==> flow/design.v (excerpt) <==
module EC_TOP(
    clk, rst_n, in_valid,
    in_Px, in_Py, in_Qx, in_Qy, in_prime, in_a,
    out_valid, out_Rx, out_Ry
);
Size: ~3,100 cells after synthesis, roughly 110 flip-flops, roughly 0.025 mm² of cells after synthesis.
make LEC_CHECK=0 CAP_MARGIN=20 CELL_PAD_IN_SITES_DETAIL_PLACEMENT=0 CELL_PAD_IN_SITES_GLOBAL_PLACEMENT=3 CORE_ASPECT_RATIO=1.04 CORE_MARGIN=6 CORE_UTILIZATION=52 GPL_ROUTABILITY_DRIVEN=1 HOLD_SLACK_MARGIN=-0.04 MAX_ROUTING_LAYER=met5 MIN_ROUTING_LAYER=met2 SETUP_SLACK_MARGIN=-2.0 SLEW_MARGIN=20 finish   # period 66.5 ns
run.sh (not shown) runs the stock make flow with config.mk's settings and CLKGATE_MAP_FILE=.
The baseline stopped in global placement without I/O (3_1_place_gp_skip_io), error GPL-0301.
Then changed:
==> flow/config.mk (replaced) <==
export PLATFORM = sky130hd
export DESIGN_NAME = EC_TOP
export DESIGN_NICKNAME = EC_TOP
export VERILOG_FILES = /design/flow/design.v
export SDC_FILE = /design/flow/constraint.sdc
export NUM_CORES = 4
export LEC_CHECK = 0
export CAP_MARGIN = 20
export CORE_MARGIN = 2
export CORE_UTILIZATION = 64
export SLEW_MARGIN = 20
==> flow/constraint.sdc (replaced) <==
create_clock -name core_clock -period 72.4 [get_ports {clk}]
set_input_delay 14.4800 -clock core_clock [delete_from_list [all_inputs] [get_ports {clk}]]
set_output_delay 14.4800 -clock core_clock [all_outputs]
set_load 0.01 [all_outputs]
The new run went through all stages and came out clean; synthesized area does not change; die size falls by 24%; synthesized cell count is unchanged.
Then changed:
--- a/flow/config.mk
+++ b/flow/config.mk
@@ -10 +10 @@
-export CORE_UTILIZATION = 64
+export CORE_UTILIZATION = 65
==> flow/constraint.sdc (replaced) <==
create_clock -name core_clock -period 60.6 [get_ports {clk}]
set_input_delay 12.1200 -clock core_clock [delete_from_list [all_inputs] [get_ports {clk}]]
set_output_delay 12.1200 -clock core_clock [all_outputs]
set_load 0.01 [all_outputs]
What happened: The changed run finished but failed the layout checks on negative setup slack; non-clock buffer count goes up by 234; die area went down by 1.5%; clock-buffer cell count stays the same; cell area increases by 11%; first-iteration DRC count rises by 20%; fmax grows by 9.6%; routed wire length increases by 13%; global-route usage grows by 4.1 points.
Then changed:
--- a/flow/config.mk
+++ b/flow/config.mk
@@ -10 +10 @@
-export CORE_UTILIZATION = 65
+export CORE_UTILIZATION = 66
==> flow/constraint.sdc (replaced) <==
create_clock -name core_clock -period 25.0 [get_ports {clk}]
set_input_delay 5.0000 -clock core_clock [delete_from_list [all_inputs] [get_ports {clk}]]
set_output_delay 5.0000 -clock core_clock [all_outputs]
set_load 0.01 [all_outputs]
What happened: The new run stopped in global routing (5_1_grt). Synthesized cell count does not change. Die area decreases by 1.5%. Synthesized area does not change.
Then changed:
--- a/flow/config.mk
+++ b/flow/config.mk
@@ -7,0 +8 @@
+export ABC_AREA = 1
@@ -10 +11,4 @@
-export CORE_UTILIZATION = 66
+export CORE_UTILIZATION = 72
+export CTS_CLUSTER_DIAMETER = 202
+export PLACE_DENSITY_LB_ADDON = 0.01
+export SETUP_SLACK_MARGIN = 3.76
==> flow/constraint.sdc (replaced) <==
create_clock -name core_clock -period 14.2 [get_ports {clk}]
set_input_delay 2.8400 -clock core_clock [delete_from_list [all_inputs] [get_ports {clk}]]
set_output_delay 2.8400 -clock core_clock [all_outputs]
set_load 0.01 [all_outputs]
Outcome: This time the run aborted during clock tree synthesis (4_1_cts); synthesized cell count went up by 19%; area after synthesis went up by 2.6%; die area went down by 5.8%.

run A:
EC_TOP again, from the RTL that the note above started with.
clock: 60.9 ns
lec_check: 0
cap_margin: 0
core_margin: 2
core_utilization: 71
cts_cluster_size: 55
gpl_timing_driven: 1
hold_slack_margin: -0.07
setup_slack_margin: 0.16
slew_margin: 40
tns_end_percent: 5
The final report for run A shows a completed flow and a layout that fails verification, specifically negative setup slack.
Changes in run B relative to run A:
Settings: HOLD_SLACK_MARGIN: -0.07 -> unset; PLACE_DENSITY: unset -> 0.42; CTS_CLUSTER_SIZE: 55 -> unset; GPL_TIMING_DRIVEN: 1 -> unset; TNS_END_PERCENT: 5 -> unset; ABC_AREA: unset -> 1; CAP_MARGIN: 0 -> 20; SETUP_SLACK_MARGIN: 0.16 -> unset; SLEW_MARGIN: 40 -> 20; CORE_UTILIZATION: 71 -> 72; the clock period (ns, I/O delays scaled along): 60.9 -> 62.4.
- Between run B and run A, the buffer depth of the longest clock path does not differ in any meaningful way.
- Run B did not stop at any stage, and its layout met the timing, design-rule and antenna checks.
- Compared to run A, run B has minimum setup slack after placement 1.07 ns higher.
- Measured against each other, run B and run A differ in register-to-register slack, the lower figure coming from run A.
Inputs modified between run B and run C:
Settings: setting CTS_CLUSTER_DIAMETER to 210 for the first time; removing PLACE_DENSITY (formerly 0.42); setting PLACE_DENSITY_LB_ADDON to 0.02 for the first time; removing ABC_AREA (formerly 1); changing the clock period (ns, I/O delays scaled along) from 62.4 to 60.6.
## What came out
- [run C] vertical die size fell 2.4 µm relative to run B
- Summary of run C over run B: post-synthesis cell count lost about 16%, CTS sink count neither gained nor lost much, H-tree depth neither gained nor lost much, area of the synthesized netlist per yosys stat lost about 2.5%.
- Multiplexer share of the synthesized area: run C vs run B up 4.2 points
- Against run B, post-DP HPWL in run C fell slightly.
- On post-CTS resize count: between run B and run C, it ends up lower for run B.
- Run C did not finish; the tool stopped in 5_1_grt with error ODB-0269.
#### Input delta (run D over run C)
Settings: removing PLACE_DENSITY_LB_ADDON (formerly 0.02); changing CORE_UTILIZATION from 72 to 65; removing CTS_CLUSTER_DIAMETER (formerly 210); changing the clock period (ns, I/O delays scaled along) from 60.6 to 59.2.
Findings:
- Diff run C and run D: cell total after placement lower in run C
- Comparing run C against run D, there is no change at all in xor/xnor cell area share of the yosys netlist.
- In run D, worst setup timing slack at the placement stage is higher than in run C.
- Area of the core region up 0.0039 mm² in run D wrt run C
- Per the comparison of run D with run C, number of enable-type register cells in the synthesized netlist now sits at about the same level, post-detailed-placement cell area now sits higher, weighted congestion at the end of routability-driven global placement now sits lower, number of different library cells in the post-synthesis netlist now sits at about the same level.
- Across run C and run D, no clean finish was achieved.
- | run D | all stages done | FAIL | negative setup slack |
- Against run C as the reference, run D delivers a higher die extent in y.
- Comparing run C and run D, the higher die size was measured on run D.
- Diff run C -> run D | sum of net half-perimeters after detailed placement | up slightly
Changes in run E relative to run D:
Settings: TNS_END_PERCENT newly set to 100; CORE_UTILIZATION changed from 65 to 72; PLACE_DENSITY_LB_ADDON newly set to 0.02; the clock period (ns, I/O delays scaled along) changed from 59.2 to 60.6.
==> comparison <==
Run E vs. run D: sequential element share of the synthesized area shows no meaningful change; area inside the core boundary now sits lower; die size fell about 10%. Run E did not finish: a tool error stopped it during 5_1_grt.
The following lists how run F was set up differently from run E:
Settings: clearing PLACE_DENSITY_LB_ADDON, which used to be 0.02; swapping 72 for 70 in CORE_UTILIZATION; clearing TNS_END_PERCENT, which used to be 100; swapping 60.6 for 117.0 in the clock period (ns, I/O delays scaled along).
## What came out
Standard-cell row count (run F vs. run E) increases slightly. Post-CTS resize count, run E and run F: lower on run F. Taking run E as the reference, in run F number of synthesized register bits comparable; chip footprint +about 2.8%; buffer count from post-CTS setup fixing fell 124; total cell area at the placement stage dropped about 3.8%. Run F closes out successfully: all stages finished, all timing, DRC and antenna checks passed. Run E -> run F: yosys stat chip area delta 0, exact match. Last weighted congestion value of the routability-driven placer went up slightly going from run E to run F. On share of the core filled by cells before placement: run F sits below run E. Run E → run F: die extent in y higher; total half-perimeter wirelength after legalization and detailed placement roughly the same.
